==> flow/design.v <==
module SizedFIFO(CLK, RST_N, D_IN, ENQ, FULL_N, D_OUT, DEQ, EMPTY_N, CLR);
   parameter               p1width = 1;  
   parameter               p2depth = 3;
   parameter               p3cntr_width = 1;  
   parameter               guarded = 1;
   localparam              p2depth2 = p2depth -2 ;
   input                   CLK;
   input                   RST_N;
   input                   CLR;
   input [p1width - 1 : 0] D_IN;
   input                   ENQ;
   input                   DEQ;
   output                  FULL_N;
   output                  EMPTY_N;
   output [p1width - 1 : 0] D_OUT;
   reg                      not_ring_full;
   reg                      ring_empty;
   reg [p3cntr_width-1 : 0] head;
   wire [p3cntr_width-1 : 0] next_head;
   reg [p3cntr_width-1 : 0]  tail;
   wire [p3cntr_width-1 : 0] next_tail;
   reg [p1width - 1 : 0]     arr[0: ((p2depth >= 2) ? (p2depth2) : 0)];
   reg [p1width - 1 : 0]     D_OUT;
   reg                       hasodata;
   wire [p3cntr_width-1:0]   depthLess2 = p2depth2[p3cntr_width-1:0] ;
   wire [p3cntr_width-1 : 0] incr_tail;
   wire [p3cntr_width-1 : 0] incr_head;
   assign                    incr_tail = tail + 1'b1 ;
   assign                    incr_head = head + 1'b1 ;
   assign    next_head = (head == depthLess2 ) ? {p3cntr_width{1'b0}} : incr_head ;
   assign    next_tail = (tail == depthLess2 ) ? {p3cntr_width{1'b0}} : incr_tail ;
   assign    EMPTY_N = hasodata;
   assign    FULL_N  = not_ring_full;
   always @(posedge CLK   )
     begin
        if (!RST_N)
          begin
             head <=  {p3cntr_width {1'b0}} ;
             tail <=  {p3cntr_width {1'b0}} ;
             ring_empty <=  1'b1;
             not_ring_full <=  1'b1;
             hasodata <=  1'b0;
          end  
        else
         begin
            if (!CLR && ENQ && ((DEQ && !ring_empty) || (!DEQ && hasodata && not_ring_full)))
              begin
                 arr[tail] <=  D_IN;
              end
            if (CLR)
              begin
                 head <=  {p3cntr_width {1'b0}} ;
                 tail <=  {p3cntr_width {1'b0}} ;
                 ring_empty <=  1'b1;
                 not_ring_full <=  1'b1;
                 hasodata <=  1'b0;
              end  
            else if (DEQ && ENQ )
              begin
                 if (ring_empty)
                   begin
                      D_OUT <=  D_IN;
                   end
                 else
                   begin
                      tail <=  next_tail;
                      D_OUT <=  arr[head];
                      head <=  next_head;
                   end
              end  
            else if ( DEQ )
              begin
                 if (ring_empty)
                   begin
                      hasodata <=  1'b0;
                   end
                 else
                   begin
                      D_OUT <=  arr[head];
                      head <=  next_head;
                      not_ring_full <=  1'b1;
                      ring_empty <=  next_head == tail ;
                   end
              end  
            else if (ENQ)
              begin
                 if (! hasodata)
                   begin
                      D_OUT <=  D_IN;
                      hasodata <=  1'b1;
                   end
                 else if ( not_ring_full )  
                   begin
                      tail <=  next_tail;
                      ring_empty <=  1'b0;
                      not_ring_full <=  ! (next_tail == head) ;
                   end
              end  
         end  
     end  
endmodule
module XbarArbiter(CLK, RST_N, raises, grant, valid);
    parameter N=4;
    input CLK;
    input RST_N;
    input [N-1:0] raises;
    output reg [N-1:0] grant;
    output reg valid;
    function [1:0] gen_grant_carry;
	input c, r, p;
	begin
	    gen_grant_carry[1] = ~r & (c | p);
	    gen_grant_carry[0] = r & (c | p);
	end
    endfunction
    reg [N-1:0] token;
    reg [N-1:0] granted_A;
    reg [N-1:0] granted_B;
    reg carry;
    reg [1:0] gc;
    integer i;
    always@(*) begin
	valid = 1'b0;
	grant = 0;
	carry = 0;
	granted_A = 0;
	granted_B = 0;
	for(i=0; i < N; i=i+1) begin
	    gc = gen_grant_carry(carry, raises[i], token[i]);
	    granted_A[i] = gc[0];
	    carry = gc[1];
	end
	for(i=0; i < N; i=i+1) begin
	    gc = gen_grant_carry(carry, raises[i], token[i]);
	    granted_B[i] = gc[0];
	    carry = gc[1];
	end
	for(i=0; i < N; i=i+1) begin
	    if(granted_A[i] | granted_B[i]) begin
		grant = 0;
		grant[i] = 1'b1;
		valid = 1'b1;
	    end
	end
    end
    always@(posedge CLK) begin
	if(RST_N) token <= {token[N-2:0], token[N-1]};
	else token <= 1;
    end
endmodule
module Xbar(CLK, RST_N,
	    i_valid,
	    i_prio,
	    i_tail,
	    i_dst,
	    i_vc,
	    i_data, 
	    o_valid,
	    o_prio,
	    o_tail,
	    o_dst,
	    o_vc,
	    o_data, 
 	    i_cred,
	    i_cred_valid,
	    o_cred_en
	    );
    parameter N		    = 8;
    parameter NUM_VCS	    = 2;
    parameter CUT	    = 2;
    parameter DATA	    = 32;
    parameter BUFFER_DEPTH  = 8;
    parameter LOG_N	    = (
	N <= 1 ? 0: 
	N <= 2 ? 1: 
	N <= 4 ? 2: 
	N <= 8 ? 3: 
	N <= 16 ? 4: 
	N <= 32 ? 5: 
	N <= 64 ? 6: 
	N <= 128 ? 7: 
	N <= 256 ? 8 : 
	N <= 512 ? 9 : 
	N <= 1024 ? 10 : 
	N <= 2048 ? 11 : 
	N <= 4096 ? 12 : 
	N <= 8192 ? 13 : 
	N <= 16384 ? 14 : -1);
    parameter VC	    = (
	NUM_VCS <= 1 ? 0: 
	NUM_VCS <= 2 ? 1: 
	NUM_VCS <= 4 ? 2: 
	NUM_VCS <= 8 ? 3: 
	NUM_VCS <= 16 ? 4: 
	NUM_VCS <= 32 ? 5: 
	NUM_VCS <= 64 ? 6: 
	NUM_VCS <= 128 ? 7: 
	NUM_VCS <= 256 ? 8 : 
	NUM_VCS <= 512 ? 9 : 
	NUM_VCS <= 1024 ? 10 : 
	NUM_VCS <= 2048 ? 11 : 
	NUM_VCS <= 4096 ? 12 : 
	NUM_VCS <= 8192 ? 13 : 
	NUM_VCS <= 16384 ? 14 : -1); 
    parameter DST	    = (
	N <= 1 ? 0: 
	N <= 2 ? 1: 
	N <= 4 ? 2: 
	N <= 8 ? 3: 
	N <= 16 ? 4: 
	N <= 32 ? 5: 
	N <= 64 ? 6: 
	N <= 128 ? 7: 
	N <= 256 ? 8 : 
	N <= 512 ? 9 : 
	N <= 1024 ? 10 : 
	N <= 2048 ? 11 : 
	N <= 4096 ? 12 : 
	N <= 8192 ? 13 : 
	N <= 16384 ? 14 : -1);
    parameter FLIT_WIDTH    = 1+1+DST+VC+DATA;
    parameter CRED_WIDTH    = (
	BUFFER_DEPTH <= 1 ? 0: 
	BUFFER_DEPTH <= 2 ? 1: 
	BUFFER_DEPTH <= 4 ? 2: 
	BUFFER_DEPTH <= 8 ? 3: 
	BUFFER_DEPTH <= 16 ? 4: 
	BUFFER_DEPTH <= 32 ? 5: 
	BUFFER_DEPTH <= 64 ? 6: 
	BUFFER_DEPTH <= 128 ? 7: 
	BUFFER_DEPTH <= 256 ? 8 : 
	BUFFER_DEPTH <= 512 ? 9 : 
	BUFFER_DEPTH <= 1024 ? 10 : 
	BUFFER_DEPTH <= 2048 ? 11 : 
	BUFFER_DEPTH <= 4096 ? 12 : 
	BUFFER_DEPTH <= 8192 ? 13 : 
	BUFFER_DEPTH <= 16384 ? 14 : -1) + 1;
    input CLK, RST_N;
    input [N-1:0]              i_valid;
    input [N-1:0]              i_prio; 
    input [N-1:0]              i_tail;
    input [N*DST-1:0]          i_dst; 
    input [N*VC-1:0]           i_vc;
    input [N*DATA-1:0]         i_data;
    wire [VC-1:0]              i_vc_arr [N-1:0];
    wire [N-1:0]               f_prio;
    wire [N-1:0]               f_tail;
    wire [DST-1:0]             f_dst [N-1:0];
    wire [VC-1:0]              f_vc [N-1:0];
    wire [DATA-1:0]            f_data [N-1:0];
    wire [N-1:0]               f_elig;
    wire [DST*N-1:0]	       f_dst_flat;
    wire [VC*N-1:0]            f_vc_flat;
    wire [DATA*N-1:0]          f_data_flat;
    output reg [N-1:0]         o_valid;
    output reg [N-1:0]         o_prio;
    output reg [N-1:0]         o_tail;
    output [N*DST-1:0]         o_dst;
    output [N*VC-1:0]          o_vc;
    output [N*DATA-1:0]        o_data;
    reg [DST-1:0]              o_dst_arr [N-1:0];
    reg [VC-1:0]               o_vc_arr [N-1:0];
    reg [DATA-1:0]             o_data_arr [N-1:0];
    output [N*VC-1:0]          i_cred;  
    output reg [N-1:0]         i_cred_valid;  
    reg [VC-1:0]               i_cred_arr [N-1:0];
    input [N-1:0]              o_cred_en;
    wire [N-1:0]               grants [N-1:0];
    wire [N-1:0]               grant_valids;
    reg [N-1:0]                deq_en;
    reg [CRED_WIDTH-1:0]       creds_left [N-1:0];
    genvar i, o, k;
    integer in,out;
    generate
	for(o=0; o < N; o=o+1) begin: arbiters
	    wire [N-1:0] raises;
	    for(k=0; k < N; k=k+1) begin: raisewires
		assign raises[k] = (f_dst[k] == o) && f_elig[k];
	    end
	    XbarArbiter#(.N(N)) arbiter(.CLK(CLK), 
					.RST_N(RST_N),
					.raises(raises),
					.valid(grant_valids[o]),
					.grant(grants[o]));  
	end
    endgenerate
    always@(posedge CLK) begin
	if(RST_N) begin
	    for(in=0; in < N; in=in+1) begin
		if(i_valid[in])
		    i_cred_arr[in] <= i_vc_arr[in];
	    end
	end
	else begin
	    for(in=0; in < N; in=in+1) begin
		i_cred_arr[in]<='hx;
	    end
	end
    end
    for(i=0; i < N; i=i+1) begin: assign_arr
	assign i_vc_arr[i] = i_vc[(i+1)*VC-1:i*VC];
        assign i_cred[(i+1)*VC-1:i*VC] = i_cred_arr[i];
        assign o_dst[(i+1)*DST-1:i*DST] = o_dst_arr[i];
	assign o_vc[(i+1)*VC-1:i*VC] = o_vc_arr[i];
	assign o_data[(i+1)*DATA-1:i*DATA] = o_data_arr[i]; 
    end
    always@(*) begin
	for(in=0; in < N; in=in+1) begin: deqwires
	    deq_en[in] = 1'b0;
	    i_cred_valid[in] = 1'b0;
	    for(out=0; out < N; out=out+1) begin: outer
		if(grant_valids[out] && (grants[out][in] == 1'b1) && (creds_left[out] != 0)) begin
		    deq_en[in] = 1'b1;
		    i_cred_valid[in] = 1'b1;
		end
	    end
	end
    end
    for(i=0; i < N; i=i+1) begin
	assign f_dst_flat[(i+1)*DST-1:i*DST] = f_dst[i];
	assign f_vc_flat[(i+1)*VC-1:i*VC] = f_vc[i];
	assign f_data_flat[(i+1)*DATA-1:i*DATA] = f_data[i];
    end
    for(i=0; i < N; i=i+1) begin: steerwires
	always@(grant_valids[i] or grants[i] or creds_left[i] or f_prio or f_tail or f_dst_flat or f_vc_flat or f_data_flat) begin
	    o_valid[i] = 1'b0;
	    o_prio[i] = 'hx;
	    o_tail[i] = 'hx;
	    o_dst_arr[i] = 'hx;
	    o_vc_arr[i] = 'hx;
	    o_data_arr[i] = 'hx;
	    for(in=0; in < N; in=in+1) begin: innersteer
		if(grant_valids[i] && (grants[i][in] == 1'b1) && (creds_left[i] != 0)) begin
		    o_valid[i] = 1'b1;
		    o_prio[i] = f_prio[in];
		    o_tail[i] = f_tail[in];
		    o_dst_arr[i]  = f_dst[in];
		    o_vc_arr[i]   = f_vc[in];
		    o_data_arr[i] = f_data[in];
		end
	    end
	end
    end
    for(o=0; o < N; o=o+1) begin: output_credits
	always@(posedge CLK) begin
	    if(RST_N) begin
		if((o_cred_en[o] == 1'b0) && (o_valid[o] == 1'b1))
		    creds_left[o] <= creds_left[o] - 1;
		else if((o_cred_en[o] == 1'b1) && (o_valid[o] == 1'b0))
		    creds_left[o] <= creds_left[o] + 1;
	    end
	    else begin
		creds_left[o] <= BUFFER_DEPTH;
	    end
	end
    end
    generate
	for(i=0; i < N; i=i+1) begin: ififos
	    SizedFIFO#(.p1width(FLIT_WIDTH), .p2depth(BUFFER_DEPTH), .p3cntr_width((
	BUFFER_DEPTH <= 1 ? 0: 
	BUFFER_DEPTH <= 2 ? 1: 
	BUFFER_DEPTH <= 4 ? 2: 
	BUFFER_DEPTH <= 8 ? 3: 
	BUFFER_DEPTH <= 16 ? 4: 
	BUFFER_DEPTH <= 32 ? 5: 
	BUFFER_DEPTH <= 64 ? 6: 
	BUFFER_DEPTH <= 128 ? 7: 
	BUFFER_DEPTH <= 256 ? 8 : 
	BUFFER_DEPTH <= 512 ? 9 : 
	BUFFER_DEPTH <= 1024 ? 10 : 
	BUFFER_DEPTH <= 2048 ? 11 : 
	BUFFER_DEPTH <= 4096 ? 12 : 
	BUFFER_DEPTH <= 8192 ? 13 : 
	BUFFER_DEPTH <= 16384 ? 14 : -1))) inQ
		       (.CLK(CLK), 
			.RST_N(RST_N), 
			.D_IN({i_prio[i], i_tail[i], i_dst[(i+1)*DST-1:i*DST], i_vc[(i+1)*VC-1:i*VC], i_data[(i+1)*DATA-1:i*DATA]}),
			.ENQ(i_valid[i]),
			.D_OUT({f_prio[i], f_tail[i], f_dst[i], f_vc[i], f_data[i]}),
			.DEQ(deq_en[i]),
			.EMPTY_N(f_elig[i]),
			.FULL_N(),  
			.CLR(1'b0)  
		      );
	end
    endgenerate
endmodule
==> flow/run.sh <==
#!/bin/bash
# the make line also repeats each setting of config.mk as NAME=value (left out here)
make -C /OpenROAD-flow-scripts/flow DESIGN_CONFIG=/design/flow/config.mk WORK_HOME=/design/flow/orfs CLKGATE_MAP_FILE= finish
==> flow/config.mk <==
export PLATFORM = sky130hd
export DESIGN_NAME = Xbar
export DESIGN_NICKNAME = Xbar
export VERILOG_FILES = /design/flow/design.v
export SDC_FILE = /design/flow/constraint.sdc
export NUM_CORES = 4
export LEC_CHECK = 0
export CAP_MARGIN = 20
export CORE_MARGIN = 2
export CORE_UTILIZATION = 50
export SETUP_SLACK_MARGIN = -0.44
export SLEW_MARGIN = 20
==> flow/constraint.sdc <==
create_clock -name core_clock -period 4.41 [get_ports {CLK}]
set_input_delay 0.8820 -clock core_clock [delete_from_list [all_inputs] [get_ports {CLK}]]
set_output_delay 0.8820 -clock core_clock [all_outputs]
set_load 0.01 [all_outputs]
==> results_slide.txt, run 1 <==
Key Metrics from the Run

Outcome
  • Status: complete, but fails checks
  • Failing Checks: negative setup slack

Floorplan
  • Chip area: 250100 sq um
  • Die width: 500.1 um
  • Core ar.: 245300 sq um
  • Ports: 650
  • Num rows: 182
  • Init Core Util: 50.18%
  • Die height: 500.1 um

Clocking
  • Hold_buf cts: 0
  • Worst-path clk slew: 0.06 ns
  • H-tree levels: 5
  • Max Root-Sink Buffers: 4
  • Clk sinks: 2632
  • Num CTS Buffers: 293
  • Clk ins delay skew pair: 1.02 ns
  • Clock Tree Root: clkbuf_16
  • CTS tree: yes

Hold path
  • Hold Path Stages: 2
  • Beginning of the worst hold path: RST_N
  • Sink of the worst hold path: ififos[0].inQ.not_ring_full
  • HP Class: primary input to flop

Synthesis
  • Dominant cell type by area after synthesis: edfxtp_1
  • Registers, synthesis: 2632
  • Synth unique cells: 95
  • Syn_nets: 9574
  • Ys Warns: 13
  • Synth Cell Area: 123100 sq um
  • Fa+ha+maj area frac: 0.4046%
  • Mapped Avg Cell Area: 13.35 sq um
  • AO/OA Area Share: 11.69%
  • Simple Share, Synth: 6.752%
  • Yosys Instances: 9217
  • Synth Area in XOR/XNOR: 0.2135%
  • Top logic family: multiplexers
  • Top area cell types: edfxtp_1, mux2i_1, mux4_2
  • Most frequent cells after synthesis: edfxtp_1, nand2_1, mux2i_1, clkbuf_1, o21ai_0
  • Yosys synthesis chip area: 123100 sq um
  • Synth Flop Type: edfxtp_1
  • Synth top cell by count: edfxtp_1
  • Mapped Cells: 9217
  • Count of library flops with an enable pin: 2440
  • Max-area cell share: 59.54%
  • Mux area share: 14.83%
  • Ys async rst share: 0%
  • Synth Seq Share: 62.66%

Cells and area
  • Fill count: 18250
  • Storage element area: 77200 sq um
  • Post-synthesis to final-layout area growth: 26.99%
  • Comb gate area: 44320 sq um
  • Nets@finish: 10990

Power and ir drop
  • P_seq: 29.9 mW
  • Int Pwr: 49.18 mW
  • Largest power group: registers
  • Power Dens Cells: 444.6 nW/um^2
  • P_comb: 15.1 mW
  • Static Leak: 54.36 nW
  • Overall Power: 69.47 mW
  • Power Clock: 24.5 mW
  • Clock power share: 35.2%
  • Combinational power share: 21.7%
  • Max rail drop VDD: 0.4173 mV
  • Sw Ratio: 29.21%
  • Switch Pwr: 20.30 mW
  • Register share of total power: 43.1%

Placed design
  • Placer Congestion: 1.066
  • PortBufs: 649
  • Hpwl dp: 345.4 mm
  • Place WS: -1.576 ns

Detailed routing
  • Vias per cell: 6.612
  • Detailed Route WL: 509.4 mm
  • Routed len/inst: 36.12 um
  • Routed Antenna Nets: 0
  • DRC viols: 0
  • DR top layer: met5
  • M1 WL: 188.4 mm
  • Met3 wire length: 60.72 mm
  • Pre-Repair DR Iteration Count: 14
  • 1st-iter DRT viols: 15190
  • Vias: 93260
  • Met2 WL: 215.1 mm

Critical path
  • Critical path depth: 18
  • Beginning of the critical path: ififos[2].inQ.D_OUT[33]
  • R2R depth: 17
  • Worst r2r src: ififos[5].inQ.D_OUT[34]
  • CP most frequent cell: buf_4
  • Worst R2R End: ififos[2].inQ.arr[1][0]
  • Cells along the critical path: buf_6 -> nand4_1 -> a211oi_2 -> o31ai_2 -> buf_4 -> a21oi_4 -> buf_4 -> nor2b_1 -> nor2_1 -> o211ai_1 -> buf_4 -> clkbuf_16 -> mux2i_1 -> a211oi_1 -> o21ai_0 -> a21oi_2 -> buf_4 -> clkdlybuf4s50_1
  • Kind of critical path: flop to primary output
  • Slowest cell delay on critical path: 0.54 ns
  • Critical Path End: o_data[229]
  • Flop-to-flop setup slack: -0.83 ns
  • Critical Path RT: 3.53 ns
  • Crit start category: flop
  • Critical path's slowest cell: clkdlybuf4s50_1
  • Worst Path Buf+Inv: 7
  • CP Max Fanout: 10
  • Arr. time, crit path: 5.35 ns
  • Critical path capture point type: primary output
  • Delay-heaviest family, CP: AND-OR/OR-AND gates

Job
  • Total tool warning count: 32
  • Max cap viols: 0

Global routing
  • Global Route Usage Sum: 39.69%
  • Pin count of the biggest net entering global routing: 94
  • Grt ovf: 0
  • First-pass GRT wire length: 695.5 mm
  • Initial antenna violation count: 70
  • Number of global-route vias before repair: 88530

STA
  • Slew at the pin closest to its max-slew limit: 1.338 ns
  • Slew HR: 10.78%
  • Final worst setup slack: -1.820 ns
  • Period utilisation layout: 141.3%
  • Crit path time final: 6.230 ns
  • RSZ-0062 raised after global routing: yes
  • Max Fclk: 160.5 MHz
  • Setup Skew: 0.08814 ns
  • Max-slew violation count: 0
  • Hold Vio Cnt, Final: 0
  • Finish-stage setup viols: 2895
## timing repair
item,4_1_cts,5_1_grt
gates cloned,16,5
endpoints found under the setup margin,2563,2589
gates resized,497,328
buffers inserted,106,33
pin swaps,159,157
## layout make-up
class / count / share of cell area, %
antenna: 31 / 0.04964
clock buffer: 374 / 5.050
clock inverter: 137 / 1.054
inverter: 134 / 0.3259
multi-input combinational: 5494 / 28.36
sequential: 2632 / 49.40
tap: 3220 / 2.578
timing repair buffer: 2082 / 13.19
## per-layer routing
| layer | vias to the layer above | GRT usage (%) |
|---|---|---|
| li1 | 38710 | - |
| met3 | 1856 | 13.67 |
| met5 | - | 0.3859 |
| met2 | 6034 | 56.64 |
| met1 | 46600 | 50.56 |
| met4 | 66 | 28.04 |
## through the flow
step / utilization (%) / cell area, sq um / setup TNS (ns) / std cells / hold WS (ns)
finish: 63.72 / 156300 / -1787.50 / 14100 / 0.3336
global route: 63.70 / 156200 / -2081.05 / 14080 / 0.3321
CTS: 63.33 / 155300 / -1650.78 / 14060 / 0.2926
detailed placement: 58.70 / 144000 / -2025.89 / 13480 / 0.4193
global placement: 58.70 / 144000 / -1958.85 / 13480 / 0.4238
floorplan: - / 123700 / -1505.90 / 9217 / 0.4046
==> inputs of run 2 (changes only) <==
CELL_PAD_IN_SITES_DETAIL_PLACEMENT = 1   (was default)
CELL_PAD_IN_SITES_GLOBAL_PLACEMENT = 2   (was default)
CORE_UTILIZATION = 17   (was 50)
PLACE_DENSITY = 0.45   (was default)
SETUP_SLACK_MARGIN = default   (was -0.44)
clock period = 7.95 ns   (was 4.41 ns; I/O delays follow)
==> run 2 against run 1 <==
  * The run now finishes clean
  * Non-clock buffer count down 824
  * Utilization fell by 42 points
  * Final cell count is 40% higher
  * Design area hardly changed
  * Count of clock-buffer cells in the layout rose by 46
  * Largest cell class unchanged
  * Combinational power fell by 38%
  * Synthesized area is the same
  * Global-route usage down 23 points
  * Total power down 41%
  * Critical endpoint is now o_data[130]
  * Flip-flop count stayed put
==> results_slide.txt, run 2 <==
Key Metrics from the Run

Outcome
  • Status: finished clean

Synthesis
  • Simple Share, Synth: 6.752%
  • Mapped Cells: 9217
  • Yosys Instances: 9217
  • Synth Area in XOR/XNOR: 0.2135%
  • Top logic family: multiplexers
  • Most frequent cells after synthesis: edfxtp_1, nand2_1, mux2i_1, clkbuf_1, o21ai_0
  • Fa+ha+maj area frac: 0.4046%
  • Ys Warns: 13
  • Yosys synthesis chip area: 123100 sq um
  • Count of library flops with an enable pin: 2440
  • Dominant cell type by area after synthesis: edfxtp_1
  • Registers, synthesis: 2632
  • Mapped Avg Cell Area: 13.35 sq um
  • AO/OA Area Share: 11.69%
  • Syn_nets: 9574
  • Mux area share: 14.83%
  • Max-area cell share: 59.54%
  • Synth unique cells: 95
  • Synth Flop Type: edfxtp_1
  • Synth Seq Share: 62.66%
  • Ys async rst share: 0%
  • Synth Cell Area: 123100 sq um
  • Top area cell types: edfxtp_1, mux2i_1, mux4_2
  • Synth top cell by count: edfxtp_1

Hold path
  • Sink of the worst hold path: arbiters[4].arbiter.token[0]
  • Hold Path Stages: 1
  • HP Class: flop to flop
  • Beginning of the worst hold path: arbiters[4].arbiter.token[7]

Power and ir drop
  • Combinational power share: 22.8%
  • P_seq: 16.5 mW
  • Power Dens Cells: 260.9 nW/um^2
  • Max rail drop VDD: 0.1563 mV
  • Largest power group: registers
  • Sw Ratio: 32.05%
  • Static Leak: 49.59 nW
  • P_comb: 9.30 mW
  • Register share of total power: 40.5%
  • Power Clock: 14.9 mW
  • Clock power share: 36.7%
  • Switch Pwr: 13.06 mW
  • Overall Power: 40.74 mW
  • Int Pwr: 27.68 mW

Clocking
  • Hold_buf cts: 0
  • Worst-path clk slew: 0.06 ns
  • Clk sinks: 2632
  • Num CTS Buffers: 326
  • CTS tree: yes
  • Clock Tree Root: clkbuf_16
  • Clk ins delay skew pair: 1.07 ns
  • Max Root-Sink Buffers: 4
  • H-tree levels: 5

Global routing
  • Grt ovf: 0
  • First-pass GRT wire length: 850.1 mm
  • Number of global-route vias before repair: 88450
  • Pin count of the biggest net entering global routing: 80
  • Global Route Usage Sum: 17.05%
  • Initial antenna violation count: 215

STA
  • Period utilisation layout: 98.66%
  • Finish-stage setup viols: 0
  • Final worst setup slack: 0.1065 ns
  • Slew HR: 13.40%
  • Setup Skew: 0.1454 ns
  • Hold Vio Cnt, Final: 0
  • Crit path time final: 7.844 ns
  • Max Fclk: 127.5 MHz
  • Max-slew violation count: 0
  • Slew at the pin closest to its max-slew limit: 1.282 ns

Placed design
  • Place WS: 0.4021 ns
  • PortBufs: 649
  • Hpwl dp: 456.6 mm
  • Placer Congestion: 0.8778

Floorplan
  • Die width: 854.8 um
  • Ports: 650
  • Num rows: 312
  • Chip area: 730700 sq um
  • Core ar.: 721400 sq um
  • Init Core Util: 17.06%
  • Die height: 854.8 um

Critical path
  • R2R depth: 12
  • Critical path depth: 13
  • Worst R2R End: ififos[5].inQ.arr[2][28]
  • Worst Path Buf+Inv: 3
  • Delay-heaviest family, CP: AND-OR/OR-AND gates
  • Critical Path RT: 6.36 ns
  • Worst r2r src: ififos[4].inQ.D_OUT[34]
  • Critical path's slowest cell: or4bb_1
  • Flop-to-flop setup slack: 1.28 ns
  • Arr. time, crit path: 6.25 ns
  • Cells along the critical path: or4bb_1 -> a211o_1 -> a2111o_1 -> and3_1 -> o221ai_1 -> or2_4 -> buf_4 -> o21ai_0 -> a21oi_1 -> a211oi_1 -> o21ai_0 -> buf_4 -> clkdlybuf4s50_1
  • Slowest cell delay on critical path: 0.80 ns
  • Crit start category: flop
  • CP Max Fanout: 21
  • Kind of critical path: flop to primary output
  • Critical path capture point type: primary output
  • Critical Path End: o_data[130]
  • Beginning of the critical path: ififos[1].inQ.D_OUT[34]

Detailed routing
  • Routed Antenna Nets: 0
  • Detailed Route WL: 648.7 mm
  • Routed len/inst: 32.84 um
  • Vias per cell: 4.493
  • 1st-iter DRT viols: 10480
  • Vias: 88750
  • DRC viols: 0
  • Pre-Repair DR Iteration Count: 10

Cells and area
  • Fill count: 79250
  • Final Util: 21.65%
  • Storage element area: 77200 sq um
  • Post-synthesis to final-layout area growth: 26.89%
  • Comb gate area: 42900 sq um
  • Nets@finish: 10200

Job
  • Max cap viols: 0
  • Total tool warning count: 30
## run 2: area by class of cell
cell class,instances,share of cell area (%)
Tap cell,9577,7.674
Clock buffer,420,5.563
Multi-Input combinational cell,5491,27.47
Antenna cell,70,0.1122
Inverter,134,0.3253
Sequential cell,2632,49.44
Timing Repair Buffer,1258,8.198
Clock inverter,171,1.216
## run 2: per-layer routing
layer / track usage [%] / part of all wire (%) / up-vias
met5: 0 / 0.083 / -
li1: - / - / 37160
met2: 27.50 / 46 / 3892
met1: 21.81 / 41 / 46540
met4: 7.886 / 5.7 / 82
met3: 3.673 / 7.2 / 1075
## run 2: per-stage QoR
step / area [sq um] / cells / hold slack (ns) / TNS, ns
after floorplan: 123100 / 9217 / 0.4046 / -22.68
after global placement: 144600 / 19050 / 0.4379 / 0
after detailed placement: 144700 / 19050 / 0.4381 / 0
after CTS: 155700 / 19660 / 0.4075 / 0
after global routing: 156000 / 19710 / 0.4518 / -0.01870
final: 156200 / 19750 / 0.4159 / 0
## run 2: what timing repair did
action,4_1_cts,5_1_grt
buffers inserted,24,20
gates cloned,1,0
setup endpoints to repair,172,112
endpoints found under the hold margin,0,0
pin swaps,10,9
gates resized,38,26
==> inputs of run 3 (changes only) <==
CAP_MARGIN = 0   (was 20)
CELL_PAD_IN_SITES_GLOBAL_PLACEMENT = default   (was 2)
CORE_ASPECT_RATIO = 1.15   (was default)
CORE_UTILIZATION = 18   (was 17)
CTS_CLUSTER_DIAMETER = 135   (was default)
GPL_TIMING_DRIVEN = 0   (was default)
PLACE_DENSITY = default   (was 0.45)
SETUP_SLACK_MARGIN = -0.04   (was default)
SLEW_MARGIN = 10   (was 20)
clock period = 8.0 ns   (was 7.95 ns; I/O delays follow)
==> run 3 against run 2 <==
  * Clock skew decreased by 0.057 ns
  * Flip-flop count did not move
  * The layout now fails its checks (max-capacitance violations, max-slew violations, negative setup slack)
  * Die size fell by 5.5%
  * Sequential power fell by 4%
  * Largest cell class unchanged
  * Synthesized cell count did not move
  * Total power decreased by 8.9%
  * Setup slack worse by 0.22 ns
  * Utilization grew 1.3 points
  * Critical path depth unchanged
  * Largest power group unchanged
  * Combinational power increased by 2.7%
==> results_slide.txt, run 3 <==
Key Metrics from the Run

Outcome
  • Status: complete, but fails checks
  • Failing Checks: max-capacitance violations, max-slew violations, negative setup slack

Clocking
  • Num CTS Buffers: 242
  • Clk sinks: 2632
  • Max Root-Sink Buffers: 4
  • Clock Tree Root: clkbuf_16
  • Worst-path clk slew: 0.07 ns
  • Clk ins delay skew pair: 1.01 ns
  • CTS tree: yes
  • H-tree levels: 4
  • Hold_buf cts: 0

Synthesis
  • Ys async rst share: 0%
  • Most frequent cells after synthesis: edfxtp_1, nand2_1, mux2i_1, clkbuf_1, o21ai_0
  • Yosys Instances: 9217
  • Synth top cell by count: edfxtp_1
  • Synth unique cells: 95
  • Fa+ha+maj area frac: 0.4046%
  • Top logic family: multiplexers
  • Mux area share: 14.83%
  • Mapped Cells: 9217
  • Syn_nets: 9574
  • AO/OA Area Share: 11.69%
  • Synth Area in XOR/XNOR: 0.2135%
  • Ys Warns: 13
  • Mapped Avg Cell Area: 13.35 sq um
  • Synth Flop Type: edfxtp_1
  • Synth Cell Area: 123100 sq um
  • Registers, synthesis: 2632
  • Synth Seq Share: 62.66%
  • Top area cell types: edfxtp_1, mux2i_1, mux4_2
  • Count of library flops with an enable pin: 2440
  • Max-area cell share: 59.54%
  • Dominant cell type by area after synthesis: edfxtp_1
  • Yosys synthesis chip area: 123100 sq um
  • Simple Share, Synth: 6.752%

Job
  • Total tool warning count: 34
  • Max cap viols: 1

Power and ir drop
  • Sw Ratio: 33.19%
  • Power Clock: 11.7 mW
  • Combinational power share: 25.7%
  • Static Leak: 49.10 nW
  • Int Pwr: 24.80 mW
  • Overall Power: 37.12 mW
  • P_comb: 9.55 mW
  • P_seq: 15.9 mW
  • Switch Pwr: 12.32 mW
  • Power Dens Cells: 237.3 nW/um^2
  • Clock power share: 31.6%
  • Max rail drop VDD: 0.1897 mV
  • Register share of total power: 42.7%
  • Largest power group: registers

Critical path
  • Kind of critical path: flop to primary output
  • Critical Path End: o_data[146]
  • Slowest cell delay on critical path: 0.70 ns
  • Flop-to-flop setup slack: 0.82 ns
  • Critical path capture point type: primary output
  • Critical path depth: 13
  • Arr. time, crit path: 6.52 ns
  • R2R depth: 21
  • Worst R2R End: ififos[3].inQ.arr[0][7]
  • CP most frequent cell: clkbuf_2
  • CP Max Fanout: 10
  • Cells along the critical path: buf_4 -> clkbuf_2 -> or4bb_1 -> nand2_1 -> a2111oi_0 -> a22oi_1 -> nand2b_1 -> a2111oi_2 -> buf_2 -> clkbuf_2 -> a222oi_1 -> o21ai_2 -> clkdlybuf4s50_1
  • Beginning of the critical path: ififos[4].inQ.D_OUT[34]
  • Worst r2r src: ififos[4].inQ.D_OUT[34]
  • Delay-heaviest family, CP: buffers and inverters
  • Worst Path Buf+Inv: 5
  • Crit start category: flop
  • Critical path's slowest cell: or4bb_1
  • Critical Path RT: 6.40 ns

Global routing
  • Global Route Usage Sum: 18.23%
  • Grt ovf: 0
  • First-pass GRT wire length: 862.7 mm
  • Number of global-route vias before repair: 93630
  • Pin count of the biggest net entering global routing: 35
  • Initial antenna violation count: 315

Floorplan
  • Ports: 650
  • Core ar.: 681100 sq um
  • Chip area: 690300 sq um
  • Num rows: 325
  • Die width: 775.1 um
  • Init Core Util: 18.07%
  • Die height: 890.7 um

STA
  • Setup TNS: -0.8218 ns
  • Slew at the pin closest to its max-slew limit: 1.513 ns
  • Max-slew violation count: 9
  • Crit path time final: 8.117 ns
  • Hold Vio Cnt, Final: 0
  • Finish-stage setup viols: 19
  • Final worst setup slack: -0.1173 ns
  • Tightest hold margin: 0.4537 ns
  • Period utilisation layout: 101.5%
  • Slew HR: -0.8574%
  • Max Fclk: 123.2 MHz
  • Setup Skew: 0.08838 ns

Detailed routing
  • Detailed Route WL: 659.9 mm
  • Vias per cell: 4.794
  • Routed Antenna Nets: 0
  • Pre-Repair DR Iteration Count: 14
  • 1st-iter DRT viols: 12550
  • Vias: 94860
  • DRC viols: 0
  • Routed len/inst: 33.35 um

Placed design
  • Place WS: -1.977 ns
  • DP Area: 145000 sq um
  • PortBufs: 649
  • Placer Congestion: 1.055
  • Placed insts: 19170
  • Hpwl dp: 510.2 mm

Cells and area
  • Nets@finish: 10820
  • Final Cell Area: 156400 sq um
  • Post-synthesis to final-layout area growth: 27.11%
  • Final std cells w/o fill: 19790
  • Final Util: 22.97%

Hold path
  • Sink of the worst hold path: arbiters[5].arbiter.token[0]
  • Hold Path Stages: 1
  • HP Class: flop to flop
  • Beginning of the worst hold path: arbiters[5].arbiter.token[7]
==> run 3: area by class of cell <==
| cell class | count | area [sq um] |
|---|---|---|
| antenna | 117 | 292.8 |
| clock inverter | 164 | 1544 |
| clock buffer | 289 | 6315 |
| buffer | 938 | 3994 |
| fill | 75390 | 524700 |
| sequential | 2632 | 77120 |
| tap | 8992 | 11250 |
| timing repair buffer | 1029 | 10520 |
| inverter | 134 | 504.2 |
| multi-input combinational | 5490 | 44890 |
==> run 3: repair_timing <==
item	4_1_cts	5_1_grt
buffers inserted	45	19
resized	553	125
pin swaps	53	43
endpoints found under the setup margin	343	234
cloned	0	0
==> run 3: layer usage <==
metal  share of wire, %  GRT usage, %  vias up
li1                   -             -    38420
met1                 37         21.26    48900
met2                 42         26.55     5751
met3                 11         6.837     1663
met4                 10         15.05      118
met5               0.11             0        -
==> inputs of run 4 (changes only) <==
CAP_MARGIN = 20   (was 0)
CELL_PAD_IN_SITES_DETAIL_PLACEMENT = default   (was 1)
CORE_ASPECT_RATIO = default   (was 1.15)
CORE_UTILIZATION = 58   (was 18)
CTS_CLUSTER_DIAMETER = default   (was 135)
CTS_CLUSTER_SIZE = 46   (was default)
GPL_TIMING_DRIVEN = default   (was 0)
SETUP_SLACK_MARGIN = -0.44   (was -0.04)
SLEW_MARGIN = 20   (was 10)
clock period = 5.65 ns   (was 8.0 ns; I/O delays follow)
==> run 4 against run 3 <==
  * The layout fails its checks (negative setup slack)
  * Synthesized area is the same
  * Combinational power grew about 10%
  * Worst hold slack lost 0.032 ns
  * Utilization grew 48 points
  * Routed wire length shrank 25%
  * Largest cell class unchanged
==> results_slide.txt, run 4 <==
Key Metrics from the Run

Synthesis
  • Ys Warns: 13
  • Top area cell types: edfxtp_1, mux2i_1, mux4_2
  • Yosys Instances: 9217
  • Count of library flops with an enable pin: 2440
  • Ys async rst share: 0%
  • Yosys synthesis chip area: 123100 sq um
  • AO/OA Area Share: 11.69%
  • Top logic family: multiplexers
  • Synth Seq Share: 62.66%
  • Synth unique cells: 95
  • Registers, synthesis: 2632
  • Dominant cell type by area after synthesis: edfxtp_1
  • Synth Area in XOR/XNOR: 0.2135%
  • Most frequent cells after synthesis: edfxtp_1, nand2_1, mux2i_1, clkbuf_1, o21ai_0
  • Mapped Cells: 9217
  • Fa+ha+maj area frac: 0.4046%
  • Mapped Avg Cell Area: 13.35 sq um
  • Syn_nets: 9574
  • Synth Cell Area: 123100 sq um
  • Synth Flop Type: edfxtp_1
  • Mux area share: 14.83%
  • Max-area cell share: 59.54%
  • Synth top cell by count: edfxtp_1
  • Simple Share, Synth: 6.752%

Global routing
  • Number of global-route vias before repair: 88270
  • First-pass GRT wire length: 675.9 mm
  • Initial antenna violation count: 77
  • Grt ovf: 0
  • Pin count of the biggest net entering global routing: 87
  • Global Route Usage Sum: 44.53%

Clocking
  • Max Root-Sink Buffers: 4
  • Clk sinks: 2632
  • Num CTS Buffers: 280
  • Clk ins delay skew pair: 0.97 ns
  • Worst-path clk slew: 0.06 ns
  • Clock Tree Root: clkbuf_16
  • H-tree levels: 5
  • CTS tree: yes
  • Hold_buf cts: 0

Placed design
  • Placer Congestion: 1.036
  • DP Area: 137800 sq um
  • Hpwl dp: 321.7 mm
  • PortBufs: 649

Hold path
  • HP Class: flop to flop
  • Hold Path Stages: 1
  • Beginning of the worst hold path: arbiters[4].arbiter.token[7]
  • Sink of the worst hold path: arbiters[4].arbiter.token[0]

Critical path
  • Delay-heaviest family, CP: buffers and inverters
  • R2R depth: 18
  • Flop-to-flop setup slack: -0.04 ns
  • Cells along the critical path: buf_6 -> nand4b_1 -> a21oi_2 -> o211ai_1 -> a211oi_2 -> buf_4 -> buf_4 -> buf_4 -> o22ai_2 -> nor2_1 -> buf_4 -> a211oi_4 -> buf_12 -> nor4_4 -> buf_6 -> clkbuf_16 -> o211ai_1 -> a31oi_1 -> buf_4 -> buf_6
  • Critical Path End: o_data[205]
  • Crit start category: flop
  • Critical path depth: 20
  • Slowest cell delay on critical path: 0.45 ns
  • Critical path capture point type: primary output
  • Kind of critical path: flop to primary output
  • Worst Path Buf+Inv: 10
  • CP Max Fanout: 18
  • Worst R2R End: ififos[5].inQ.arr[0][8]
  • Critical Path RT: 4.52 ns
  • Worst r2r src: ififos[4].inQ.D_OUT[34]
  • Arr. time, crit path: 5.15 ns
  • Critical path's slowest cell: nor4_4
  • CP most frequent cell: buf_4
  • Beginning of the critical path: ififos[0].inQ.D_OUT[33]

Job
  • Max cap viols: 0
  • Total tool warning count: 36

STA
  • Setup Skew: 0.07498 ns
  • Max-slew violation count: 0
  • RSZ-0062 raised after global routing: yes
  • Slew at the pin closest to its max-slew limit: 1.282 ns
  • Slew HR: 14.51%
  • Period utilisation layout: 111.1%
  • Final worst setup slack: -0.6281 ns
  • Finish-stage setup viols: 358
  • Crit path time final: 6.278 ns
  • Tightest hold margin: 0.4212 ns
  • Hold Vio Cnt, Final: 0
  • Max Fclk: 159.3 MHz

Detailed routing
  • 1st-iter DRT viols: 17470
  • Routed Antenna Nets: 0
  • Vias: 93110
  • Routed len/inst: 37.95 um
  • DRC viols: 0
  • Detailed Route WL: 497.7 mm
  • Pre-Repair DR Iteration Count: 15
  • Vias per cell: 7.101

Floorplan
  • Num rows: 169
  • Die height: 464.6 um
  • Ports: 650
  • Init Core Util: 58.20%
  • Die width: 464.6 um
  • Core ar.: 211500 sq um
  • Chip area: 215900 sq um

Power and ir drop
  • Power Clock: 18.1 mW
  • Clock power share: 34.7%
  • Max rail drop VDD: 0.3646 mV
  • Sw Ratio: 29.42%
  • Int Pwr: 36.92 mW
  • Static Leak: 51.25 nW
  • Largest power group: registers
  • Combinational power share: 20.5%
  • P_comb: 10.7 mW
  • P_seq: 23.4 mW
  • Power Dens Cells: 348.6 nW/um^2
  • Overall Power: 52.31 mW
  • Switch Pwr: 15.39 mW
  • Register share of total power: 44.8%

Cells and area
  • Final Cell Area: 150100 sq um
  • Fill count: 13690
  • Post-synthesis to final-layout area growth: 21.93%
  • Nets@finish: 10430

Outcome
  • Failing Checks: negative setup slack
  • Status: complete, but fails checks
run 4: through the flow:
stage / instances / util [%] / worst slack (ns) / setup TNS (ns)
CTS: 13040 / 70.20 / -0.6542 / -111.06
global route: 13100 / 70.95 / -0.7085 / -140.26
finish: 13110 / 70.96 / -0.6281 / -103.33
detailed placement: 12490 / 65.15 / -0.3542 / -9.443
global placement: 12490 / 65.13 / -0.2498 / -5.149
floorplan: 9217 / - / -0.9445 / -469.27
run 4: layer usage:
metal	vias to the layer above	part of all wire (%)	track usage [%]
li1	37530	-	-
met1	46130	35	56.62
met2	7401	43	64.36
met3	1961	13	15.54
met4	92	9.0	30.29
met5	-	0.18	0.3342
run 4: timing repair:
item | in CTS | in global routing
gates resized | 727 | 533
endpoints found under the setup margin | 302 | 273
cloned | 13 | 14
pin swaps | 191 | 267
setup buffers | 111 | 134
run 4: final cells by class:
cell class,count,area [sq um],share of cell area [%]
antenna,20,50.05,0.03335
clock buffer,344,7430,4.951
clock inverter,137,1455,0.9698
inverter,134,505.5,0.3369
multi-input combinational,5494,44760,29.83
sequential,2632,77190,51.44
tap,2821,3530,2.352
timing repair buffer,1530,15130,10.08
==> inputs of run 5 (changes only) <==
CORE_UTILIZATION = 70   (was 58)
CTS_CLUSTER_DIAMETER = 29   (was default)
CTS_CLUSTER_SIZE = 11   (was 46)
HOLD_SLACK_MARGIN = -0.08   (was default)
MAX_ROUTING_LAYER = met4   (was default)
PLACE_DENSITY_LB_ADDON = 0.25   (was default)
SETUP_SLACK_MARGIN = 1.09   (was -0.44)
clock period = 5.57 ns   (was 5.65 ns; I/O delays follow)
==> run 5 against run 4 <==
  * The run now fails in global routing (5_1_grt)
  * Synthesized cell count is the same
  * Synthesized area is the same
  * Die size shrank 17%
==> results_slide.txt, run 5 <==
Physical Implementation Snapshot

Synthesis
  • Top area cell types: edfxtp_1, mux2i_1, mux4_2
  • Count of library flops with an enable pin: 2440
  • Registers, synthesis: 2632
  • Synth Cell Area: 123100 sq um
  • AO/OA Area Share: 11.69%
  • Synth Seq Share: 62.66%
  • Mux area share: 14.83%
  • Dominant cell type by area after synthesis: edfxtp_1
  • Synth top cell by count: edfxtp_1
  • Synth unique cells: 95
  • Most frequent cells after synthesis: edfxtp_1, nand2_1, mux2i_1, clkbuf_1, o21ai_0
  • Max-area cell share: 59.54%
  • Simple Share, Synth: 6.752%
  • Synth Area in XOR/XNOR: 0.2135%
  • Yosys Instances: 9217
  • Mapped Avg Cell Area: 13.35 sq um
  • Ys Warns: 13
  • Mapped Cells: 9217
  • Ys async rst share: 0%
  • Syn_nets: 9574
  • Yosys synthesis chip area: 123100 sq um
  • Synth Flop Type: edfxtp_1
  • Top logic family: multiplexers
  • Fa+ha+maj area frac: 0.4046%

Floorplan
  • Chip area: 179200 sq um
  • Init Core Util: 70.64%
  • Num rows: 153
  • Die height: 423.3 um
  • Ports: 650
  • Die width: 423.3 um
  • Core ar.: 174200 sq um

Placed design
  • DP Area: 137000 sq um
  • PortBufs: 649
  • Placer Congestion: 1.151
  • Hpwl dp: 332.3 mm

Global routing
  • Global Route Usage Sum: 88.40%
  • Grt ovf: 1275

Clocking
  • H-tree levels: 5
  • Hold_buf cts: 0
  • Clock Tree Root: clkbuf_16
  • Clk sinks: 2632
  • Max Root-Sink Buffers: 4
  • Num CTS Buffers: 437

Outcome
  • First error: [ERROR GRT-0116] Global routing finished with congestion. Check the congestion regions in the DRC Viewer.
  • Status: aborted with a tool error
  • Failing step: global routing (5_1_grt)
run 5: stage by stage:
| stage | power [mW] | setup slack [ns] | utilization, % | TNS [ns] | cells |
|---|---|---|---|---|---|
| 3_5_place_dp | 34.08 | -0.2397 | 78.64 | -11.53 | 11970 |
| 3_3_place_gp | 33.79 | -0.2854 | 78.64 | -8.453 | 11970 |
| 4_1_cts | 63.53 | -0.7046 | 91.61 | -164.85 | 13160 |
| 2_1_floorplan | 27.46 | 0.2152 | - | 0 | 9217 |
run 5: routing by layer:
| layer | GRT overflow | GRT usage, % |
|---|---|---|
| met1 | 135 | 87.87 |
| met2 | 543 | 97.82 |
| met3 | 212 | 78.53 |
| met4 | 385 | 85.37 |
| met5 | - | - |
run 5: repair_timing:
item                       4_1_cts
setup buffers                  346
pin swaps                      611
cloned                          55
setup endpoints to repair     3122
resized                       2349
==> inputs of run 6 (changes only) <==
ABC_AREA = 0   (was default)
CELL_PAD_IN_SITES_DETAIL_PLACEMENT = 0   (was default)
CELL_PAD_IN_SITES_GLOBAL_PLACEMENT = 1   (was default)
CORE_MARGIN = 9   (was 2)
CORE_UTILIZATION = 44   (was 70)
CTS_CLUSTER_DIAMETER = 338   (was 29)
CTS_CLUSTER_SIZE = default   (was 11)
GPL_TIMING_DRIVEN = 1   (was default)
HOLD_SLACK_MARGIN = default   (was -0.08)
MAX_ROUTING_LAYER = default   (was met4)
PLACE_DENSITY_LB_ADDON = 0.12   (was 0.25)
SETUP_SLACK_MARGIN = 0.93   (was 1.09)
clock period = 7.53 ns   (was 5.57 ns; I/O delays follow)
==> run 6 against run 5 <==
  * The run now finishes clean
  * Synthesized cell count unchanged
  * Synthesized area is the same
  * Die size up 67%
==> results_slide.txt, run 6 <==
Key Metrics from the Run

Synthesis
  • Syn_nets: 9574
  • Synth Seq Share: 62.66%
  • Ys async rst share: 0%
  • AO/OA Area Share: 11.69%
  • Yosys Instances: 9217
  • Dominant cell type by area after synthesis: edfxtp_1
  • Fa+ha+maj area frac: 0.4046%
  • Synth Flop Type: edfxtp_1
  • Synth Area in XOR/XNOR: 0.2135%
  • Synth unique cells: 95
  • Synth Cell Area: 123100 sq um
  • Top logic family: multiplexers
  • Yosys synthesis chip area: 123100 sq um
  • Max-area cell share: 59.54%
  • Count of library flops with an enable pin: 2440
  • Mux area share: 14.83%
  • Most frequent cells after synthesis: edfxtp_1, nand2_1, mux2i_1, clkbuf_1, o21ai_0
  • Synth top cell by count: edfxtp_1
  • Mapped Avg Cell Area: 13.35 sq um
  • Registers, synthesis: 2632
  • Mapped Cells: 9217
  • Top area cell types: edfxtp_1, mux2i_1, mux4_2
  • Simple Share, Synth: 6.752%
  • Ys Warns: 13

Critical path
  • Critical path depth: 15
  • CP Max Fanout: 9
  • Kind of critical path: flop to primary output
  • R2R depth: 17
  • Critical Path End: o_data[145]
  • Worst Path Buf+Inv: 5
  • Slowest cell delay on critical path: 0.58 ns
  • Beginning of the critical path: ififos[1].inQ.D_OUT[33]
  • Critical path's slowest cell: or4bb_4
  • Critical path capture point type: primary output
  • Crit start category: flop
  • Flop-to-flop setup slack: 1.36 ns
  • Worst R2R End: ififos[5].inQ.arr[5][33]
  • CP most frequent cell: buf_4
  • Delay-heaviest family, CP: AND-OR/OR-AND gates
  • Critical Path RT: 6.02 ns
  • Arr. time, crit path: 5.39 ns
  • Worst r2r src: ififos[5].inQ.D_OUT[33]
  • Cells along the critical path: buf_6 -> or4bb_4 -> a211o_1 -> a2111o_1 -> and3_2 -> o21ai_4 -> or2_4 -> buf_4 -> buf_4 -> o21ai_0 -> a21oi_1 -> a211oi_1 -> o21ai_1 -> buf_4 -> clkdlybuf4s50_1

STA
  • Slew at the pin closest to its max-slew limit: 1.247 ns
  • Crit path time final: 6.893 ns
  • Max Fclk: 145.1 MHz
  • Period utilisation layout: 91.54%
  • RSZ-0062 raised after global routing: yes
  • Setup Skew: 0.07056 ns
  • Hold Vio Cnt, Final: 0
  • Finish-stage setup viols: 0
  • Setup TNS: 0 ns
  • Slew HR: 16.89%
  • Final worst setup slack: 0.6372 ns
  • Max-slew violation count: 0

Hold path
  • Beginning of the worst hold path: arbiters[7].arbiter.token[7]
  • Sink of the worst hold path: arbiters[7].arbiter.token[0]
  • Hold Path Stages: 1
  • HP Class: flop to flop

Cells and area
  • Nets@finish: 10360
  • Final Cell Area: 149800 sq um
  • Post-synthesis to final-layout area growth: 21.70%
  • Final std cells w/o fill: 13970

Clocking
  • Clk ins delay skew pair: 0.96 ns
  • Clock Tree Root: clkbuf_16
  • Num CTS Buffers: 288
  • Max Root-Sink Buffers: 4
  • H-tree levels: 5
  • Worst-path clk slew: 0.06 ns
  • Clk sinks: 2632
  • CTS tree: yes

Power and ir drop
  • Largest power group: registers
  • Register share of total power: 44.2%
  • Int Pwr: 27.68 mW
  • Switch Pwr: 11.86 mW
  • Power Clock: 14.0 mW
  • Combinational power share: 20.4%
  • P_comb: 8.06 mW
  • Power Dens Cells: 264.0 nW/um^2
  • P_seq: 17.5 mW
  • Max rail drop VDD: 0.2153 mV
  • Clock power share: 35.4%
  • Static Leak: 50.77 nW
  • Sw Ratio: 29.99%

Placed design
  • Placer Congestion: 0.9999
  • Placed insts: 13080
  • Hpwl dp: 335.5 mm
  • DP Area: 135400 sq um
  • PortBufs: 649
  • Place WS: 0.1810 ns

Floorplan
  • Die height: 546.9 um
  • Die width: 546.9 um
  • Num rows: 193
  • Core ar.: 277500 sq um
  • Init Core Util: 44.35%
  • Ports: 650
  • Chip area: 299100 sq um

Detailed routing
  • Routed Antenna Nets: 0
  • DRC viols: 0
  • Detailed Route WL: 509.0 mm
  • Pre-Repair DR Iteration Count: 17
  • Vias: 89920
  • Routed len/inst: 36.43 um
  • Vias per cell: 6.435
  • 1st-iter DRT viols: 13260

Outcome
  • Status: finished clean

Global routing
  • First-pass GRT wire length: 684.2 mm
  • Number of global-route vias before repair: 83840
  • Grt ovf: 0
  • Global Route Usage Sum: 31.98%
  • Initial antenna violation count: 88
  • Pin count of the biggest net entering global routing: 95

Job
  • Total tool warning count: 32
  • Max cap viols: 0
[run 6: final cells by class]
class,count,area (sq um)
Fill cell,22870,127700
Antenna cell,42,105.1
Tap cell,3705,4636
Timing Repair Buffer,1449,13730
Multi-Input combinational cell,5495,44320
Clock buffer,366,7674
Clock inverter,151,1578
Sequential cell,2632,77220
Inverter,134,509.2
[run 6: repair_timing]
| item | 4_1_cts | 5_1_grt |
|---|---|---|
| pin swaps | 205 | 260 |
| endpoints found under the setup margin | 486 | 297 |
| hold buffers | 0 | 0 |
| resized | 615 | 599 |
| gates cloned | 13 | 12 |
| setup buffers | 170 | 136 |
[run 6: stage by stage]
stage / power, mW / util [%] / hold WS (ns)
after CTS: 39.30 / 53.14 / 0.4306
after global placement: 25.17 / 48.80 / 0.4209
after detailed placement: 25.20 / 48.80 / 0.4208
final: 39.54 / 53.98 / 0.4289
after floorplan: 20.28 / - / 0.4046
after global routing: 40.49 / 53.95 / 0.4531
[run 6: per-layer routing]
layer  track usage, %  wire (um)
met1            41.78     195300
met5                0        644
met3            9.929      56980
met2            46.61     214100
met4            19.60      42000
==> inputs of run 7 (changes only) <==
CELL_PAD_IN_SITES_DETAIL_PLACEMENT = 1   (was 0)
CELL_PAD_IN_SITES_GLOBAL_PLACEMENT = 3   (was 1)
CORE_MARGIN = 4   (was 9)
CORE_UTILIZATION = 54   (was 44)
CTS_CLUSTER_SIZE = 68   (was default)
GPL_TIMING_DRIVEN = 0   (was 1)
HOLD_SLACK_MARGIN = 0.03   (was default)
MAX_ROUTING_LAYER = met4   (was default)
SLEW_MARGIN = 35   (was 20)
clock period = 5.14 ns   (was 7.53 ns; I/O delays follow)
==> run 7 against run 6 <==
  * Synthesized cell count is the same
  * Synthesized area is the same
  * Die size shrank 21%
  * The flow now stops in global placement (3_3_place_gp)
==> results_slide.txt, run 7 <==
Physical Implementation Snapshot

Outcome
  • Status: aborted with a tool error
  • Failing step: global placement (3_3_place_gp)
  • First error: [ERROR FLW-0024] Place density exceeds 1.0 (current PLACE_DENSITY_LB_ADDON =  0.12). Please check if the value of  PLACE_DENSITY_LB_ADDON is between 0 and 0.99.

Synthesis
  • Top logic family: multiplexers
  • Synth unique cells: 95
  • Yosys synthesis chip area: 123100 sq um
  • Mapped Cells: 9217
  • Yosys Instances: 9217
  • Synth Cell Area: 123100 sq um
  • Synth Area in XOR/XNOR: 0.2135%
  • Registers, synthesis: 2632
  • Fa+ha+maj area frac: 0.4046%
  • Count of library flops with an enable pin: 2440
  • Ys Warns: 13
  • Most frequent cells after synthesis: edfxtp_1, nand2_1, mux2i_1, clkbuf_1, o21ai_0
  • Mux area share: 14.83%
  • Dominant cell type by area after synthesis: edfxtp_1
  • Synth Seq Share: 62.66%
  • Synth top cell by count: edfxtp_1
  • Simple Share, Synth: 6.752%
  • Max-area cell share: 59.54%
  • AO/OA Area Share: 11.69%
  • Ys async rst share: 0%
  • Mapped Avg Cell Area: 13.35 sq um
  • Synth Flop Type: edfxtp_1
  • Syn_nets: 9574
  • Top area cell types: edfxtp_1, mux2i_1, mux4_2

Floorplan
  • Die width: 485.4 um
  • Core ar.: 225800 sq um
  • Init Core Util: 54.51%
  • Chip area: 235600 sq um
  • Ports: 650
  • Die height: 485.4 um
  • Num rows: 174
==> inputs of run 8 (changes only) <==
ABC_AREA = default   (was 0)
CAP_MARGIN = 0   (was 20)
CELL_PAD_IN_SITES_GLOBAL_PLACEMENT = default   (was 3)
CORE_ASPECT_RATIO = 1.1   (was default)
CORE_MARGIN = 2   (was 4)
CORE_UTILIZATION = 18   (was 54)
CTS_CLUSTER_DIAMETER = default   (was 338)
CTS_CLUSTER_SIZE = default   (was 68)
HOLD_SLACK_MARGIN = default   (was 0.03)
MAX_ROUTING_LAYER = default   (was met4)
PLACE_DENSITY_LB_ADDON = default   (was 0.12)
SETUP_SLACK_MARGIN = -0.04   (was 0.93)
SLEW_MARGIN = 20   (was 35)
clock period = 8.0 ns   (was 5.14 ns; I/O delays follow)
==> run 8 against run 7 <==
  * Now fails the layout checks on negative setup slack
  * Synthesized area unchanged
  * Synthesized cell count unchanged
  * Die size increased to 2.9 times the previous value
==> results_slide.txt, run 8 <==
Key Metrics from the Run

Detailed routing
  • Vias per cell: 4.789
  • DRC viols: 0
  • 1st-iter DRT viols: 13100
  • Routed Antenna Nets: 0
  • Vias: 95880
  • Routed len/inst: 33.12 um
  • Detailed Route WL: 663.1 mm
  • Pre-Repair DR Iteration Count: 13

Critical path
  • Crit start category: flop
  • Worst R2R End: ififos[5].inQ.arr[0][9]
  • CP Max Fanout: 10
  • Beginning of the critical path: ififos[0].inQ.D_OUT[35]
  • Delay-heaviest family, CP: AND-OR/OR-AND gates
  • Flop-to-flop setup slack: 0.98 ns
  • Critical path capture point type: primary output
  • Arr. time, crit path: 6.54 ns
  • Slowest cell delay on critical path: 1.10 ns
  • Kind of critical path: flop to primary output
  • R2R depth: 16
  • Critical path depth: 14
  • Worst Path Buf+Inv: 4
  • Worst r2r src: ififos[4].inQ.D_OUT[34]
  • Cells along the critical path: clkbuf_4 -> nand4b_1 -> o211ai_1 -> a2111oi_0 -> or3b_2 -> nand3b_1 -> a211oi_1 -> clkbuf_8 -> buf_4 -> mux2i_1 -> a211oi_1 -> a21oi_1 -> o211ai_1 -> dlygate4sd2_1
  • Critical path's slowest cell: o211ai_1
  • Critical Path RT: 6.40 ns
  • Critical Path End: o_data[173]

Synthesis
  • Simple Share, Synth: 6.752%
  • Most frequent cells after synthesis: edfxtp_1, nand2_1, mux2i_1, clkbuf_1, o21ai_0
  • Dominant cell type by area after synthesis: edfxtp_1
  • Mux area share: 14.83%
  • Ys async rst share: 0%
  • Synth Area in XOR/XNOR: 0.2135%
  • Synth top cell by count: edfxtp_1
  • Synth Flop Type: edfxtp_1
  • Top area cell types: edfxtp_1, mux2i_1, mux4_2
  • Ys Warns: 13
  • Yosys Instances: 9217
  • Synth unique cells: 95
  • Mapped Cells: 9217
  • Synth Seq Share: 62.66%
  • Synth Cell Area: 123100 sq um
  • Mapped Avg Cell Area: 13.35 sq um
  • AO/OA Area Share: 11.69%
  • Count of library flops with an enable pin: 2440
  • Max-area cell share: 59.54%
  • Fa+ha+maj area frac: 0.4046%
  • Yosys synthesis chip area: 123100 sq um
  • Syn_nets: 9574
  • Top logic family: multiplexers
  • Registers, synthesis: 2632

Global routing
  • Global Route Usage Sum: 18.38%
  • Pin count of the biggest net entering global routing: 39
  • Initial antenna violation count: 318
  • Number of global-route vias before repair: 93700
  • First-pass GRT wire length: 867.4 mm
  • Grt ovf: 0

Floorplan
  • Num rows: 318
  • Ports: 650
  • Die height: 871.2 um
  • Init Core Util: 18.06%
  • Die width: 792.4 um
  • Core ar.: 681600 sq um
  • Chip area: 690300 sq um

Clocking
  • CTS tree: yes
  • Worst-path clk slew: 0.07 ns
  • Max Root-Sink Buffers: 4
  • Clk sinks: 2632
  • Clock Tree Root: clkbuf_16
  • H-tree levels: 4
  • Hold_buf cts: 0
  • Clk ins delay skew pair: 1.01 ns
  • Num CTS Buffers: 245

STA
  • Slew at the pin closest to its max-slew limit: 1.358 ns
  • Max Fclk: 122.9 MHz
  • Hold Vio Cnt, Final: 0
  • Slew HR: 9.062%
  • Finish-stage setup viols: 23
  • Period utilisation layout: 101.7%
  • Setup Skew: 0.08762 ns
  • Crit path time final: 8.140 ns
  • RSZ-0062 raised after global routing: yes
  • Max-slew violation count: 0
  • Final worst setup slack: -0.1400 ns

Placed design
  • PortBufs: 649
  • DP Area: 146100 sq um
  • Placer Congestion: 1.034
  • Hpwl dp: 509.2 mm
  • Place WS: -1.791 ns

Power and ir drop
  • Combinational power share: 25.4%
  • Power Clock: 12.2 mW
  • Largest power group: registers
  • Max rail drop VDD: 0.2140 mV
  • Int Pwr: 25.20 mW
  • P_comb: 9.54 mW
  • Clock power share: 32.4%
  • Sw Ratio: 32.93%
  • Power Dens Cells: 238.2 nW/um^2
  • P_seq: 15.9 mW
  • Register share of total power: 42.2%
  • Switch Pwr: 12.37 mW
  • Static Leak: 49.74 nW

Cells and area
  • Final Util: 23.14%
  • Storage element area: 77120 sq um
  • Post-synthesis to final-layout area growth: 28.16%
  • Comb gate area: 44950 sq um
  • Final Cell Area: 157700 sq um
  • Fill count: 75440
  • Nets@finish: 10890

Hold path
  • HP Class: flop to flop
  • Sink of the worst hold path: arbiters[6].arbiter.token[0]
  • Beginning of the worst hold path: arbiters[6].arbiter.token[7]
  • Hold Path Stages: 1

Outcome
  • Failing Checks: negative setup slack
  • Status: complete, but fails checks

Job
  • Max cap viols: 0
  • Total tool warning count: 34
## run 8: through the flow
stage          hold slack [ns]  cells  total power, mW   TNS, ns
6_report                0.4391  20020            37.57   -0.6135
5_1_grt                 0.4699  19910            38.27    -2.843
4_1_cts                 0.4423  19840            37.27   -0.3694
3_5_place_dp            0.4259  19350            24.82   -155.89
3_3_place_gp            0.4111  18990            24.44  -9883.66
2_1_floorplan           0.4046   9217            19.09    -20.73
## run 8: layout make-up
class	count	area share, %
antenna	156	0.2475
buffer	936	2.539
clock buffer	292	4.044
clock inverter	165	1.154
inverter	134	0.3221
multi-input combinational	5490	28.50
sequential	2632	48.90
tap	9120	7.235
timing repair buffer	1095	7.061
## run 8: per-layer routing
metal	global-route usage [%]	wire, um
met2	26.78	276300
met1	21.17	241200
met3	7.213	75680
met5	0.08988	757
met4	15.27	69170
## run 8: timing repair
| action | in CTS | in global routing |
|---|---|---|
| pin swaps | 90 | 39 |
| setup buffers | 51 | 24 |
| gates resized | 475 | 126 |
| setup endpoints to repair | 320 | 201 |
==> inputs of run 9 (changes only) <==
CAP_MARGIN = 20   (was 0)
CELL_PAD_IN_SITES_DETAIL_PLACEMENT = 0   (was 1)
CELL_PAD_IN_SITES_GLOBAL_PLACEMENT = 0   (was default)
CORE_ASPECT_RATIO = default   (was 1.1)
CORE_UTILIZATION = 66   (was 18)
GPL_TIMING_DRIVEN = default   (was 0)
SETUP_SLACK_MARGIN = default   (was -0.04)
clock period = 4.41 ns   (was 8.0 ns; I/O delays follow)
==> run 9 against run 8 <==
  * The run now fails in global routing (5_1_grt)
  * Die size shrank 72%
  * Synthesized cell count is the same
  * Synthesized area is the same
==> results_slide.txt, run 9 <==
Physical Implementation Snapshot

Synthesis
  • Count of library flops with an enable pin: 2440
  • Registers, synthesis: 2632
  • AO/OA Area Share: 11.69%
  • Synth Seq Share: 62.66%
  • Ys async rst share: 0%
  • Synth top cell by count: edfxtp_1
  • Fa+ha+maj area frac: 0.4046%
  • Most frequent cells after synthesis: edfxtp_1, nand2_1, mux2i_1, clkbuf_1, o21ai_0
  • Synth Cell Area: 123100 sq um
  • Synth unique cells: 95
  • Mapped Avg Cell Area: 13.35 sq um
  • Top area cell types: edfxtp_1, mux2i_1, mux4_2
  • Max-area cell share: 59.54%
  • Yosys Instances: 9217
  • Dominant cell type by area after synthesis: edfxtp_1
  • Mux area share: 14.83%
  • Syn_nets: 9574
  • Simple Share, Synth: 6.752%
  • Top logic family: multiplexers
  • Yosys synthesis chip area: 123100 sq um
  • Synth Area in XOR/XNOR: 0.2135%
  • Mapped Cells: 9217
  • Ys Warns: 13
  • Synth Flop Type: edfxtp_1

Clocking
  • Num CTS Buffers: 275
  • Clock Tree Root: clkbuf_16
  • H-tree levels: 5
  • Max Root-Sink Buffers: 4
  • Clk sinks: 2632

Placed design
  • Placed insts: 12620
  • Placer Congestion: 1.123
  • PortBufs: 649
  • Place WS: -1.323 ns
  • Hpwl dp: 345.6 mm
  • DP Area: 142000 sq um

Floorplan
  • Chip area: 189900 sq um
  • Num rows: 158
  • Init Core Util: 66.37%
  • Core ar.: 185400 sq um
  • Die height: 435.8 um
  • Ports: 650
  • Die width: 435.8 um

Outcome
  • Status: aborted with a tool error
  • Failing step: global routing (5_1_grt)
-- run 9: what timing repair did --
item,in CTS
gates resized,768
hold buffers,0
pin swaps,231
endpoints found under the setup margin,3079
cloned,13
buffers inserted,87
Power figures rest on the tool's default switching activity, not on a simulated workload.
